==> 11-15: inputs <==
==> flow/design.v <==
module buck_v1_0 #(
  parameter model_data_width = 25,
  parameter model_decimal_width = 16
)(
  input aclk, 
  input resetn, 
  input clock_enable,
  input pwm, 
  input signed [model_data_width-1:0] input_voltage,
  input signed [model_data_width-1:0] period_inductor,
  input signed [model_data_width-1:0] period_capacitor,
  input signed [model_data_width-1:0] inverse_resistor,
  output reg signed [model_data_width-1:0] inductor_current,
  output signed [model_data_width-1:0] capacitor_current,
  output signed [model_data_width-1:0] output_current,
  output reg signed [model_data_width-1:0] output_voltage  
);
  wire signed [model_data_width-1:0] voltage_diff;  
  wire signed [(model_data_width*2)-1:0] voltage_diff_intl_2width;  
  wire signed [model_data_width-1:0] voltage_diff_intl;  
  wire signed [(model_data_width*2)-1:0] capacitor_current_intc_2width;  
  wire signed [model_data_width-1:0] capacitor_current_intc;  
  wire signed [(model_data_width*2)-1:0] output_current_2width;  
  assign voltage_diff = pwm? input_voltage - output_voltage: -output_voltage;
  assign voltage_diff_intl_2width = voltage_diff * period_inductor;
  assign voltage_diff_intl = voltage_diff_intl_2width >>> model_decimal_width;
  always @(posedge aclk)
    if (!resetn)
      inductor_current <= 0;
    else 
      if (clock_enable)
        inductor_current <= inductor_current + voltage_diff_intl;
  assign capacitor_current = inductor_current - output_current;
  assign capacitor_current_intc_2width = capacitor_current * period_capacitor;
  assign capacitor_current_intc = capacitor_current_intc_2width >>> model_decimal_width;
  always @(posedge aclk)
    if (!resetn)
      output_voltage <= 0;
    else 
      if (clock_enable)
        output_voltage <= output_voltage + capacitor_current_intc;
  assign output_current_2width = output_voltage * inverse_resistor;
  assign output_current = output_current_2width >>> model_decimal_width;
endmodule
==> flow/run.sh <==
#!/bin/bash
# the make line also repeats each setting of config.mk as NAME=value (left out here)
make -C /OpenROAD-flow-scripts/flow DESIGN_CONFIG=/design/flow/config.mk WORK_HOME=/design/flow/orfs CLKGATE_MAP_FILE= finish
==> flow/config.mk <==
export PLATFORM = sky130hd
export DESIGN_NAME = buck_v1_0
export DESIGN_NICKNAME = buck_v1_0
export VERILOG_FILES = /design/flow/design.v
export SDC_FILE = /design/flow/constraint.sdc
export NUM_CORES = 4
export LEC_CHECK = 0
export ABC_AREA = 0
export CAP_MARGIN = 20
export CORE_MARGIN = 2
export CORE_UTILIZATION = 72
export CTS_CLUSTER_DIAMETER = 372
export CTS_CLUSTER_SIZE = 98
export PLACE_DENSITY = 0.39
export SLEW_MARGIN = 20
export TNS_END_PERCENT = 30
==> flow/constraint.sdc <==
create_clock -name core_clock -period 16.4 [get_ports {aclk}]
set_input_delay 3.2800 -clock core_clock [delete_from_list [all_inputs] [get_ports {aclk}]]
set_output_delay 3.2800 -clock core_clock [all_outputs]
set_load 0.01 [all_outputs]
==> 11-17 (differences from 11-15) <==
==> flow/config.mk (replaced) <==
export PLATFORM = sky130hd
export DESIGN_NAME = buck_v1_0
export DESIGN_NICKNAME = buck_v1_0
export VERILOG_FILES = /design/flow/design.v
export SDC_FILE = /design/flow/constraint.sdc
export NUM_CORES = 4
export LEC_CHECK = 0
export CAP_MARGIN = 20
export CORE_MARGIN = 2
export CORE_UTILIZATION = 65
export SLEW_MARGIN = 20
==> flow/constraint.sdc (replaced) <==
create_clock -name core_clock -period 25.4 [get_ports {aclk}]
set_input_delay 5.0800 -clock core_clock [delete_from_list [all_inputs] [get_ports {aclk}]]
set_output_delay 5.0800 -clock core_clock [all_outputs]
set_load 0.01 [all_outputs]
==> deck_impl_summary.md <==
Synthesis and Place & Route Summary

Run status
  • Status: complete, but fails checks
  • Fail Reasons: setup timing

Timing
  • Final setup violation count: 24
  • Final WS setup: -3.49 ns

Layout
  • Fill cell count: about 5400
# the run above: 11-15

==> deck_impl_summary.md <==
Synthesis and Place & Route Summary

Run status
  • Status: complete, no violations

Timing
  • Final WS setup: 1.31 ns
  • Worst Skew: between 0.007 and 0.008 ns
  • Final setup violation count: 0

Layout
  • Fill cell count: a little over 8000

Global route
  • Met3 GRT Util: 0.0652
# the run above: 11-17


========
==> inputs of run Y <==
Starts from the design.v that is shown in full above.
make LEC_CHECK=0 CAP_MARGIN=10 CORE_MARGIN=2 CORE_UTILIZATION=68 CTS_CLUSTER_DIAMETER=364 CTS_CLUSTER_SIZE=41 HOLD_SLACK_MARGIN=-0.08 SLEW_MARGIN=20 finish   # period 14.0 ns
run.sh (not shown) runs the stock make flow with config.mk's settings and CLKGATE_MAP_FILE=.
==> run Z (differences from run Y) <==
Settings changed: CAP_MARGIN 10 to 20, CORE_UTILIZATION 68 to 40, CTS_CLUSTER_DIAMETER 364 to not set, CTS_CLUSTER_SIZE 41 to not set, HOLD_SLACK_MARGIN -0.08 to not set.
==> flow/constraint.sdc (replaced) <==
create_clock -name core_clock -period 28.0 [get_ports {aclk}]
set_input_delay 5.6000 -clock core_clock [delete_from_list [all_inputs] [get_ports {aclk}]]
set_output_delay 5.6000 -clock core_clock [all_outputs]
set_load 0.01 [all_outputs]
==> run P (differences from run Y) <==
Settings changed: CORE_UTILIZATION 68 to 71, HOLD_SLACK_MARGIN -0.08 to not set.
==> results <==
Run P finished but fails on setup timing. Run Y completed and failed the layout checks on setup timing. Run Z completed with no timing, DRC or antenna violations. Against run Y, the wire length of run Z is larger by about 2.4%. Setup slack, highest first: run Z, run Y, run P. Between run P and run Y, the lower non-clock buffer count is in run Y (gap 21). Worst hold slack: run Y is worse than run P (0.044 ns). Of run Y and run Z, run Y has the higher global-route usage (gap 16 points). The lowest die area belongs to run P, the highest to run Z.
==> figures <==
                                                                   run Z                     run P                     run Y
Result of the run                                complete, no violations  finished with violations  finished with violations
Reasons for failing layout checks                                      -              setup timing              setup timing
Global-route wire length before repair                         301000 µm                 298000 µm                 297000 µm
Slew at the pin closest to its max-slew limit                    1.21 ns                   1.19 ns                   1.21 ns
Path depth of the worst reg2reg path                                  70                        76                        71
Instance area after placement                                  68600 µm²                 73100 µm²                 73400 µm²
Final Routed Wirelength                                        188000 µm                 191000 µm                 183000 µm
Launching instance or port of the critical path      inverse_resistor[1]       inverse_resistor[6]       inverse_resistor[9]
Initial antenna violation count                                        6                         7                         4
Worst hold margin                                               0.510 ns                  0.611 ns                  0.567 ns
Global-route met2 utilization                                      37.9%                     66.7%                     62.4%
Met3 Routed Length                                              16900 µm                  22300 µm                  19400 µm
Total Neg Setup Slack                                               0 ns                 -93.33 ns                 -90.04 ns
Met1 layer usage reported by global route                          33.5%                     55.2%                     53.7%
Starting DRC count in detailed routing                              2729                      4282                      3861

========
==> build 78: inputs <==
RTL: the design.v shown in full above, as it stands there.
==> flow/config.mk <==
export PLATFORM = sky130hd
export DESIGN_NAME = buck_v1_0
export DESIGN_NICKNAME = buck_v1_0
export VERILOG_FILES = /design/flow/design.v
export SDC_FILE = /design/flow/constraint.sdc
export NUM_CORES = 4
export LEC_CHECK = 0
export CAP_MARGIN = 20
export CORE_MARGIN = 2
export CORE_UTILIZATION = 72
export CTS_CLUSTER_DIAMETER = 271
export CTS_CLUSTER_SIZE = 36
export HOLD_SLACK_MARGIN = 0.3
export MAX_ROUTING_LAYER = met4
export PLACE_DENSITY_LB_ADDON = 0.04
export SETUP_SLACK_MARGIN = 4.12
export SLEW_MARGIN = 20
==> flow/constraint.sdc <==
create_clock -name core_clock -period 14.3 [get_ports {aclk}]
set_input_delay 2.8600 -clock core_clock [delete_from_list [all_inputs] [get_ports {aclk}]]
set_output_delay 2.8600 -clock core_clock [all_outputs]
set_load 0.01 [all_outputs]
==> trial 66 (differences from build 78) <==
Settings changed: CORE_UTILIZATION 72 to 40, CTS_CLUSTER_DIAMETER 271 to unset, CTS_CLUSTER_SIZE 36 to 22, GPL_ROUTABILITY_DRIVEN set to 0, HOLD_SLACK_MARGIN 0.3 to unset, PLACE_DENSITY_LB_ADDON 0.04 to unset, SETUP_SLACK_MARGIN 4.12 to unset.
==> flow/constraint.sdc (replaced) <==
create_clock -name core_clock -period 16.9 [get_ports {aclk}]
set_input_delay 3.3800 -clock core_clock [delete_from_list [all_inputs] [get_ports {aclk}]]
set_output_delay 3.3800 -clock core_clock [all_outputs]
set_load 0.01 [all_outputs]
==> trial 4 (differences from build 78) <==
Settings changed: CORE_UTILIZATION 72 to 65, CTS_CLUSTER_DIAMETER 271 to 362, CTS_CLUSTER_SIZE 36 to 100, HOLD_SLACK_MARGIN 0.3 to unset, MAX_ROUTING_LAYER met4 to unset, PLACE_DENSITY_LB_ADDON 0.04 to unset, SETUP_SLACK_MARGIN 4.12 to unset.
==> flow/constraint.sdc (replaced) <==
create_clock -name core_clock -period 42.3 [get_ports {aclk}]
set_input_delay 8.4600 -clock core_clock [delete_from_list [all_inputs] [get_ports {aclk}]]
set_output_delay 8.4600 -clock core_clock [all_outputs]
set_load 0.01 [all_outputs]
==> qor summary <==
| item | build 78 | trial 4 | trial 66 |
|---|---|---|---|
| Worst hold margin | 0.7031 ns | 0.5683 ns | 0.6315 ns |
| Depth of the critical timing path with buffers and inverters included | 83 | 40 | 73 |
| Via density per instance | 5.764 | 5.542 | 4.997 |
| Endpoint arrival time on the critical path | 19.87 ns | 19.85 ns | 19.69 ns |
| Core Area | 0.08824 mm^2 | 0.09799 mm^2 | 0.1587 mm^2 |
| Met1 Use GR | 0.5619 | 0.4965 | 0.3420 |
| Number of well taps | 1165 | 1287 | 2072 |
| Clock transition time at the flip-flop clock pins of the worst setup and hold paths | 0.08 ns | 0.07 ns | 0.08 ns |
| Post-CTS setup repair buffer count | 88 | 0 | 69 |
| Met3 track utilization from global routing | 0.09926 | 0.06662 | 0.04414 |
| Final core utilization | 0.8605 | 0.6894 | 0.4718 |
| Final-layout clock buffer total | 5 | 5 | 6 |
| Number of standard cells in the layout, taps in and fillers out | 9025 | 8476 | 9827 |
| Result of the run | failed layout checks | complete, no violations | failed layout checks |
| Violated checks | setup timing | - | setup timing |
| Ratio of final minimum period to clock period | 1.373 | 0.6692 | 1.151 |
| Uppermost layer routed | met4 | met5 | met4 |
| Slowest cell on the critical path | sky130_fd_sc_hd__fa_1 | sky130_fd_sc_hd__xnor3_1 | sky130_fd_sc_hd__fa_1 |
| Clock Skews | 0.01029 ns | 0.01162 ns | 0.01380 ns |
| First-pass GRT wire length | 296900 um | 278800 um | 310200 um |
| Hold Path Origin | inductor_current[10] | inductor_current[0] | inductor_current[0] |
| Actual slew at the worst max-slew pin | 1.209 ns | 1.193 ns | 1.172 ns |

========
==> inputs of trial 55 <==
RTL: the design.v shown in full above, as it stands there.
make LEC_CHECK=0 CAP_MARGIN=15 CORE_MARGIN=2 CORE_UTILIZATION=72 CTS_CLUSTER_DIAMETER=155 MAX_ROUTING_LAYER=met4 SLEW_MARGIN=20 finish   # period 14.1 ns
==> inputs of trial 29, as changes to trial 55 <==
Settings changed: ABC_AREA set to 0, CAP_MARGIN 15 to 20, CORE_UTILIZATION 72 to 71, CTS_CLUSTER_DIAMETER 155 to not set, CTS_CLUSTER_SIZE set to 34, HOLD_SLACK_MARGIN set to 0.29, SETUP_SLACK_MARGIN set to 1.75.
==> comparison <==
Against trial 55, the hold slack of trial 29 is higher by 0.0013 ns. Final area: trial 29 is larger than trial 55 (2.9%). Between trial 29 and trial 55, the lower cell count is in trial 55 (gap 0.80%, measured against trial 55). Of trial 55 and trial 29, trial 29 has the higher first-iteration DRC count (gap 15%, measured against trial 29). Trial 55 finished but fails on negative setup slack. Trial 29 finished but failed the layout checks on negative setup slack. Between trial 55 and trial 29, the lower register-to-register slack is in trial 29 (gap 0.47 ns).
==> figures <==
metric                                                              trial 55                    trial 29
Number of vias per cell                                                 5.70                        5.86
Run status                                        complete, but fails checks  complete, but fails checks
Layout check failures                                   negative setup slack        negative setup slack
Least setup slack across all paths after layout                     -5.37 ns                    -5.89 ns
Worst clock skew                                                  0.00729 ns                   0.0154 ns
Die Footprint                                                   0.0913 sq mm                0.0926 sq mm
# setup viols final                                                       29                          34
Initial drt markers                                                     4337                        5085
Source of the worst hold timing path                    inductor_current[12]         inductor_current[0]
Critical Path Start                                      inverse_resistor[1]         inverse_resistor[3]
Initial antenna violation count                                            5                           8
Estimated wirelength of the detail-placed design                   156000 um                   156000 um
Final area over synthesized area                                      1.184x                      1.218x

========
==> harbor <==
// buck_v1_0: RTL as listed in full above, without the edits since
==> flow/config.mk <==
export PLATFORM = sky130hd
export DESIGN_NAME = buck_v1_0
export DESIGN_NICKNAME = buck_v1_0
export VERILOG_FILES = /design/flow/design.v
export SDC_FILE = /design/flow/constraint.sdc
export NUM_CORES = 4
export LEC_CHECK = 0
export ABC_AREA = 1
export CAP_MARGIN = 20
export CORE_MARGIN = 2
export CORE_UTILIZATION = 65
export CTS_CLUSTER_DIAMETER = 362
export CTS_CLUSTER_SIZE = 100
export PLACE_DENSITY = 0.35
export SETUP_SLACK_MARGIN = 1.49
export SLEW_MARGIN = 20
export TNS_END_PERCENT = 5
==> flow/constraint.sdc <==
create_clock -name core_clock -period 14.5 [get_ports {aclk}]
set_input_delay 2.9000 -clock core_clock [delete_from_list [all_inputs] [get_ports {aclk}]]
set_output_delay 2.9000 -clock core_clock [all_outputs]
set_load 0.01 [all_outputs]
==> juniper: changes against harbor <==
Settings changed: CAP_MARGIN 20 to 15, CORE_UTILIZATION 65 to 72, CTS_CLUSTER_DIAMETER 362 to 299, CTS_CLUSTER_SIZE 100 to not set, HOLD_SLACK_MARGIN set to 0.29, MAX_ROUTING_LAYER set to met4, PLACE_DENSITY 0.35 to not set, SETUP_SLACK_MARGIN 1.49 to not set, TNS_END_PERCENT 5 to not set.
==> flow/constraint.sdc (replaced) <==
create_clock -name core_clock -period 14.1 [get_ports {aclk}]
set_input_delay 2.8200 -clock core_clock [delete_from_list [all_inputs] [get_ports {aclk}]]
set_output_delay 2.8200 -clock core_clock [all_outputs]
set_load 0.01 [all_outputs]
==> qor summary <==
| quantity | harbor | juniper |
|---|---|---|
| Status | complete, but fails checks | complete, but fails checks |
| Layout check failures | negative setup slack | negative setup slack |
| Bufs and invs on worst path | 16 | 23 |
| Die outline height | 324 microns | 308 microns |
| Number of rows created at floorplan | 117 | 111 |
| Clock network latency to the later pin of the worst-skew pair | 0.32 ns | 0.31 ns |
| Non-clock buffer count in the final layout | 1064 | 1116 |
| Total track usage | 44.6% | 54.5% |
| Placed Instance Area | 75500 sq um | 75400 sq um |
| RR Startpoint | output_voltage[14] | output_voltage[4] |
| Vias in the first global route | 63.8k | 69.4k |
| Buffer count from post-CTS setup fixing | 72 | 108 |
| Required arrival time at the worst endpoint | 14.72 ns | 14.30 ns |
| Wire length of the first global-routing pass | 354 mm | 377 mm |

========
==> trial 3 <==
RTL: the design.v shown in full above, as it stands there.
Settings: LEC_CHECK=0, CAP_MARGIN=40, CELL_PAD_IN_SITES_DETAIL_PLACEMENT=2, CORE_MARGIN=2, CORE_UTILIZATION=40, CTS_CLUSTER_SIZE=22, GPL_ROUTABILITY_DRIVEN=0, MAX_ROUTING_LAYER=met5, SLEW_MARGIN=20; clock period 16.9 ns.
==> inputs of trial 8, as changes to trial 3 <==
Settings changed: CAP_MARGIN 40 to 25, CELL_PAD_IN_SITES_DETAIL_PLACEMENT 2 to default, CORE_ASPECT_RATIO from default to 1.44, CORE_UTILIZATION 40 to 33, CTS_CLUSTER_SIZE 22 to 21, MAX_ROUTING_LAYER met5 to default, SETUP_SLACK_MARGIN from default to -1.37, SLEW_MARGIN 20 to 10, TNS_END_PERCENT from default to 15.
==> flow/constraint.sdc (replaced) <==
create_clock -name core_clock -period 16.1 [get_ports {aclk}]
set_input_delay 3.2200 -clock core_clock [delete_from_list [all_inputs] [get_ports {aclk}]]
set_output_delay 3.2200 -clock core_clock [all_outputs]
set_load 0.01 [all_outputs]
==> inputs of trial 90, as changes to trial 3 <==
Settings changed: CAP_MARGIN 40 to 20, CELL_PAD_IN_SITES_DETAIL_PLACEMENT 2 to default, CORE_ASPECT_RATIO from default to 0.5, CTS_CLUSTER_SIZE 22 to 11, GPL_ROUTABILITY_DRIVEN 0 to default, GPL_TIMING_DRIVEN from default to 0, MAX_ROUTING_LAYER met5 to default, TNS_END_PERCENT from default to 10.
==> flow/constraint.sdc (replaced) <==
create_clock -name core_clock -period 28.0 [get_ports {aclk}]
set_input_delay 5.6000 -clock core_clock [delete_from_list [all_inputs] [get_ports {aclk}]]
set_output_delay 5.6000 -clock core_clock [all_outputs]
set_load 0.01 [all_outputs]
==> summary of the runs <==
- Trial 3 ended with an error in 5_1_grt, error GRT-0116. Trial 8 finished but fails on setup timing. Trial 90 completed with no timing, DRC or antenna violations.
- Against trial 90, the non-clock buffer count of trial 8 is higher by 320.
- Of trial 8 and trial 90, trial 8 has the higher clock-buffer cell count (gap 1).
- Of trial 90 and trial 8, trial 90 has the higher first-iteration DRC count (gap about 70%, measured against trial 8).
- Between trial 8 and trial 90, the lower wire length is in trial 8 (gap about 8%, measured against trial 90).
- Between trial 8 and trial 90, the lower sequential share of layout area is in trial 8 (gap 0.11 points).
- Utilization: trial 8 is lower than trial 90 (4.8 points).
- Against trial 8, the worst hold slack of trial 90 is higher by 0.014 ns.
